==> inputs of job 799 <==
==> flow/design.v <==
module ALU(
    clk,
    rst_n,
    valid,
    ready,
    mode,
    in_A,
    in_B,
    out
);
    input         clk, rst_n;
    input         valid;
    input  [1:0]  mode;  
    output        ready;
    input  [31:0] in_A, in_B;
    output [63:0] out;
    parameter IDLE = 3'd0;
    parameter MUL  = 3'd1;
    parameter DIV  = 3'd2;
    parameter AND  = 3'd3;
    parameter AVG  = 3'd4;
    parameter OUT  = 3'd5;
    reg  [ 2:0] state, state_nxt;
    reg  [ 4:0] counter, counter_nxt;
    reg  [64:0] shreg, shreg_nxt;  
    reg  [31:0] alu_in, alu_in_nxt;
    reg  [32:0] alu_out;
    reg         ready_;
    assign ready = ready_;
    assign out = shreg[63:0];
    always @(*) begin
        case(state)
            IDLE: begin
                if (valid) 
                    case (mode)
                        0 : state_nxt = MUL;
                        1 : state_nxt = DIV;
                        2 : state_nxt = AND;
                        3 : state_nxt = AVG;
                    endcase
                else state_nxt = IDLE;
            end
            MUL : state_nxt = (counter != 31) ? MUL : OUT;
            DIV : state_nxt = (counter != 31) ? DIV : OUT;
            AND : state_nxt = OUT;
            AVG : state_nxt = OUT;
            OUT : state_nxt = IDLE;
            default : state_nxt = IDLE;
        endcase
    end
    always @(*) begin
        if ((state == MUL) || (state == DIV)) counter_nxt = counter + 1; 
        else                                  counter_nxt = 0;
    end
    always @(*) begin
        case(state)
            IDLE: begin
                if (valid) alu_in_nxt = in_B;
                else       alu_in_nxt = 0;
            end
            OUT : alu_in_nxt = 0;
            default: alu_in_nxt = alu_in;
        endcase
    end
    always @(*) begin
        case (state)
            MUL : begin
                if (shreg[0]) alu_out = shreg[63:32] + alu_in;
                else          alu_out = shreg[63:32];
            end
            DIV : alu_out = shreg[64:32] - {1'b0, alu_in};
            AND : alu_out = shreg[31:0] & alu_in;
            AVG : alu_out = (shreg[31:0] + alu_in) >> 1;
            default alu_out = 0;
        endcase
    end
    always @(*) begin
        case (state)
            IDLE: begin
                if (valid) begin
                    shreg_nxt = {33'b0, in_A};
                    if (state_nxt == DIV) shreg_nxt = shreg_nxt << 1;                 
                end
                else shreg_nxt = 0;
            end
            MUL : shreg_nxt = {1'b0, alu_out, shreg[31:1]};
            DIV : begin
                if (shreg[64:32] < {1'b0, alu_in}) shreg_nxt = shreg << 1;
                else                      shreg_nxt = {alu_out[31:0], shreg[31:0], 1'b1};
                if (counter == 31) shreg_nxt = {1'b0, shreg_nxt[64:33], shreg_nxt[31:0]};
            end
            AND : shreg_nxt = {32'b0, alu_out};
            AVG : shreg_nxt = {32'b0, alu_out};
            OUT : shreg_nxt = 0;
            default : shreg_nxt = 0;
        endcase
    end
    always @(posedge clk or negedge rst_n) begin
        if (!rst_n) begin
            state   <= IDLE;
            counter <= 0;
            shreg   <= 0;
            alu_in  <= 0;
            ready_  <= 0;
        end
        else begin
            state   <= state_nxt;
            counter <= counter_nxt;
            shreg   <= shreg_nxt;
            alu_in  <= alu_in_nxt;
            ready_  <= (state_nxt == OUT) ? 1 : 0;
        end
    end
endmodule
==> flow/run.sh <==
#!/bin/bash
# the make line also repeats each setting of config.mk as NAME=value (left out here)
make -C /OpenROAD-flow-scripts/flow DESIGN_CONFIG=/design/flow/config.mk WORK_HOME=/design/flow/orfs CLKGATE_MAP_FILE= finish
==> flow/config.mk <==
export PLATFORM = sky130hd
export DESIGN_NAME = ALU
export DESIGN_NICKNAME = ALU
export VERILOG_FILES = /design/flow/design.v
export SDC_FILE = /design/flow/constraint.sdc
export NUM_CORES = 4
export LEC_CHECK = 0
export CAP_MARGIN = 30
export CELL_PAD_IN_SITES_GLOBAL_PLACEMENT = 1
export CORE_MARGIN = 2
export CORE_UTILIZATION = 64
export CTS_CLUSTER_SIZE = 57
export GPL_TIMING_DRIVEN = 1
export MIN_ROUTING_LAYER = met1
export PLACE_DENSITY_LB_ADDON = 0.27
export SETUP_SLACK_MARGIN = -0.16
export SLEW_MARGIN = 20
==> flow/constraint.sdc <==
create_clock -name core_clock -period 2.53 [get_ports {clk}]
set_input_delay 0.5060 -clock core_clock [delete_from_list [all_inputs] [get_ports {clk}]]
set_output_delay 0.5060 -clock core_clock [all_outputs]
set_load 0.01 [all_outputs]
==> job 6631: changes against job 799 <==
Settings changed: CAP_MARGIN 30 to 20, CELL_PAD_IN_SITES_GLOBAL_PLACEMENT 1 to default, CORE_UTILIZATION 64 to 40, CTS_CLUSTER_SIZE 57 to default, GPL_TIMING_DRIVEN 1 to default, MIN_ROUTING_LAYER met1 to default, PLACE_DENSITY_LB_ADDON 0.27 to default, SETUP_SLACK_MARGIN -0.16 to default.
==> flow/constraint.sdc (replaced) <==
create_clock -name core_clock -period 10.0 [get_ports {clk}]
set_input_delay 2.0000 -clock core_clock [delete_from_list [all_inputs] [get_ports {clk}]]
set_output_delay 2.0000 -clock core_clock [all_outputs]
set_load 0.01 [all_outputs]
==> summary of the runs <==
Job 799 did not get past global placement without I/O (3_1_place_gp_skip_io). Job 6631 went through all stages and came out clean. Area after synthesis is the same in job 799 and job 6631. Synthesized cell count is the same in job 799 and job 6631. Between job 6631 and job 799, the lower die size is in job 799 (gap 58%, measured against job 799).
==> figures <==
| quantity | job 6631 | job 799 |
|---|---|---|
| Core box area | 29900 sq um | 18700 sq um |
| Area share, top type | 22.1% | 22.1% |
| Status | no timing/DRC/antenna violations | did not finish |
| Last stage reached | - | global placement without I/O (3_1_place_gp_skip_io) |
| Library cell with the largest summed area after synthesis | sky130_fd_sc_hd__dfrtp_1 | sky130_fd_sc_hd__dfrtp_1 |
| Number of synthesized flops with an enable pin | 0 | 0 |
| Horizontal die size | 179 microns | 142 microns |
| Ys Warns | 1 | 1 |
| Nets at Floorplan | 1705 | 1705 |
| Share of the synthesized netlist area taken by xor and xnor gates | 4.59% | 4.59% |
| Die area | 31900 sq um | 20200 sq um |
| Synth flops | 109 | 109 |
| Share of cell area taken by muxes after synthesis | 6.22% | 6.22% |
| Yosys cell types | 81 | 81 |
| Cell count in the Yosys report | 1536 | 1536 |
| Sequential share of the synthesized area | 22.3% | 22.3% |
| Netlist area before placement | 12200 sq um | 12200 sq um |
| Share of synthesized cell area in full adder, half adder and majority cells | 10.4% | 10.4% |
| Most numerous cell in the Yosys netlist | sky130_fd_sc_hd__nand2_1 | sky130_fd_sc_hd__nand2_1 |
| Number of standard-cell rows in the floorplan | 63 | 50 |
| Mapped Cells | 1536 | 1536 |
| Die H | 179 microns | 142 microns |
| Starting density of the core | 40.9% | 65.3% |

* * *

==> delta <==
// ALU: RTL as listed in full above, without the edits since
Settings: LEC_CHECK=0, ABC_AREA=1, CAP_MARGIN=40, CORE_ASPECT_RATIO=0.5, CORE_MARGIN=2, CORE_UTILIZATION=72, CTS_CLUSTER_DIAMETER=399, CTS_CLUSTER_SIZE=98, HOLD_SLACK_MARGIN=0.29, PLACE_DENSITY=0.39, SLEW_MARGIN=20, TNS_END_PERCENT=10; clock period 3.87 ns.
run.sh (not shown) runs the stock make flow with config.mk's settings and CLKGATE_MAP_FILE=.
==> garnet: changes against delta <==
Settings changed: CORE_ASPECT_RATIO 0.5 to not set, CTS_CLUSTER_DIAMETER 399 to 355, CTS_CLUSTER_SIZE 98 to 99, HOLD_SLACK_MARGIN 0.29 to not set, PLACE_DENSITY 0.39 to not set, PLACE_DENSITY_LB_ADDON set to 0.01, SLEW_MARGIN 20 to 0, TNS_END_PERCENT 10 to not set.
==> flow/constraint.sdc (replaced) <==
create_clock -name core_clock -period 2.92 [get_ports {clk}]
set_input_delay 0.5840 -clock core_clock [delete_from_list [all_inputs] [get_ports {clk}]]
set_output_delay 0.5840 -clock core_clock [all_outputs]
set_load 0.01 [all_outputs]
==> zinc: changes against delta <==
Settings changed: ABC_AREA 1 to not set, CAP_MARGIN 40 to 20, CORE_ASPECT_RATIO 0.5 to not set, CTS_CLUSTER_DIAMETER 399 to 27, CTS_CLUSTER_SIZE 98 to 37, HOLD_SLACK_MARGIN 0.29 to not set, PLACE_DENSITY 0.39 to not set, SETUP_SLACK_MARGIN set to 1.04, TNS_END_PERCENT 10 to not set.
==> flow/constraint.sdc (replaced) <==
create_clock -name core_clock -period 6.94 [get_ports {clk}]
set_input_delay 1.3880 -clock core_clock [delete_from_list [all_inputs] [get_ports {clk}]]
set_output_delay 1.3880 -clock core_clock [all_outputs]
set_load 0.01 [all_outputs]
==> xenon: changes against delta <==
Settings changed: CAP_MARGIN 40 to 20, CORE_ASPECT_RATIO 0.5 to not set, CORE_UTILIZATION 72 to 59, CTS_CLUSTER_DIAMETER 399 to 388, GPL_ROUTABILITY_DRIVEN set to 0, HOLD_SLACK_MARGIN 0.29 to not set, PLACE_DENSITY 0.39 to not set.
==> flow/constraint.sdc (replaced) <==
create_clock -name core_clock -period 10.0 [get_ports {clk}]
set_input_delay 2.0000 -clock core_clock [delete_from_list [all_inputs] [get_ports {clk}]]
set_output_delay 2.0000 -clock core_clock [all_outputs]
set_load 0.01 [all_outputs]
==> comparison table <==
Area fraction in compound gates: xenon 0.135; garnet 0.135; delta 0.135; zinc 0.299
Final setup violating endpoints: xenon 0; garnet 2; delta 0; zinc 0
Synthesized area: xenon 0.0145 sq mm; garnet 0.0145 sq mm; delta 0.0145 sq mm; zinc 0.0122 sq mm
Nonclk inv count: xenon 415; garnet 415; delta 415; zinc 73
Share of the final layout cell area in multi-input gates: xenon 0.591; garnet 0.582; delta 0.588; zinc 0.624
Largest net degree at the start of global routing: xenon 65; garnet 64; delta 69; zinc 79
Synth Seq Share: xenon 0.188; garnet 0.188; delta 0.188; zinc 0.223
Final non-filler cell total: xenon 2,854; garnet 2,835; delta 2,808; zinc 1,763
RSZ-0062 raised after global routing: xenon no; garnet yes; delta no; zinc no
Hold/Removal Path Class: xenon reg2reg; garnet in2async; delta in2async; zinc reg2reg
Post-route cell area: xenon 0.0156 sq mm; garnet 0.0160 sq mm; delta 0.0157 sq mm; zinc 0.0134 sq mm
Utilization of the core after routing: xenon 0.643; garnet 0.813; delta 0.799; zinc 0.811
Least-Margin Pin Slew: xenon 1150 ps; garnet 669 ps; delta 712 ps; zinc 1170 ps
Starting DRC count in detailed routing: xenon 2,258; garnet 3,442; delta 3,188; zinc 2,251
Detailed-route vias per instance: xenon 5.82; garnet 6.34; delta 6.28; zinc 7.61
Status: xenon complete, no violations; garnet complete, but fails checks; delta complete, no violations; zinc complete, no violations
Layout check failures: xenon -; garnet negative setup slack; delta -; zinc -
Post-route clock period utilization: xenon 0.516; garnet 1.00; delta 0.857; zinc 0.700
Setup ws final: xenon 4840 ps; garnet -11.9 ps; delta 552 ps; zinc 2080 ps
Area growth syn-to-layout: xenon 7.34%; garnet 9.95%; delta 7.97%; zinc 10.0%
Detailed-routed wire length on met3: xenon 6940 microns; garnet 10,400 microns; delta 11,700 microns; zinc 6780 microns
Power share of the sequential group: xenon 0.181; garnet 0.157; delta 0.169; zinc 0.184
Setup crit end: xenon shreg[23]; garnet shreg[63]; delta shreg[52]; zinc shreg[42]
Met2 GRT Util: xenon 0.609; garnet 0.731; delta 0.703; zinc 0.746
Distinct cell type count after synthesis: xenon 53; garnet 53; delta 53; zinc 81
R2R setup slack: xenon 6280 ps; garnet -10 ps; delta 550 ps; zinc 2080 ps
Number of cell rows: xenon 57; garnet 51; delta 36; zinc 47
Max-slew headroom at the worst pin: xenon 0.237; garnet 0.549; delta 0.525; zinc 0.216
Power is estimated from default activity; no workload was simulated.
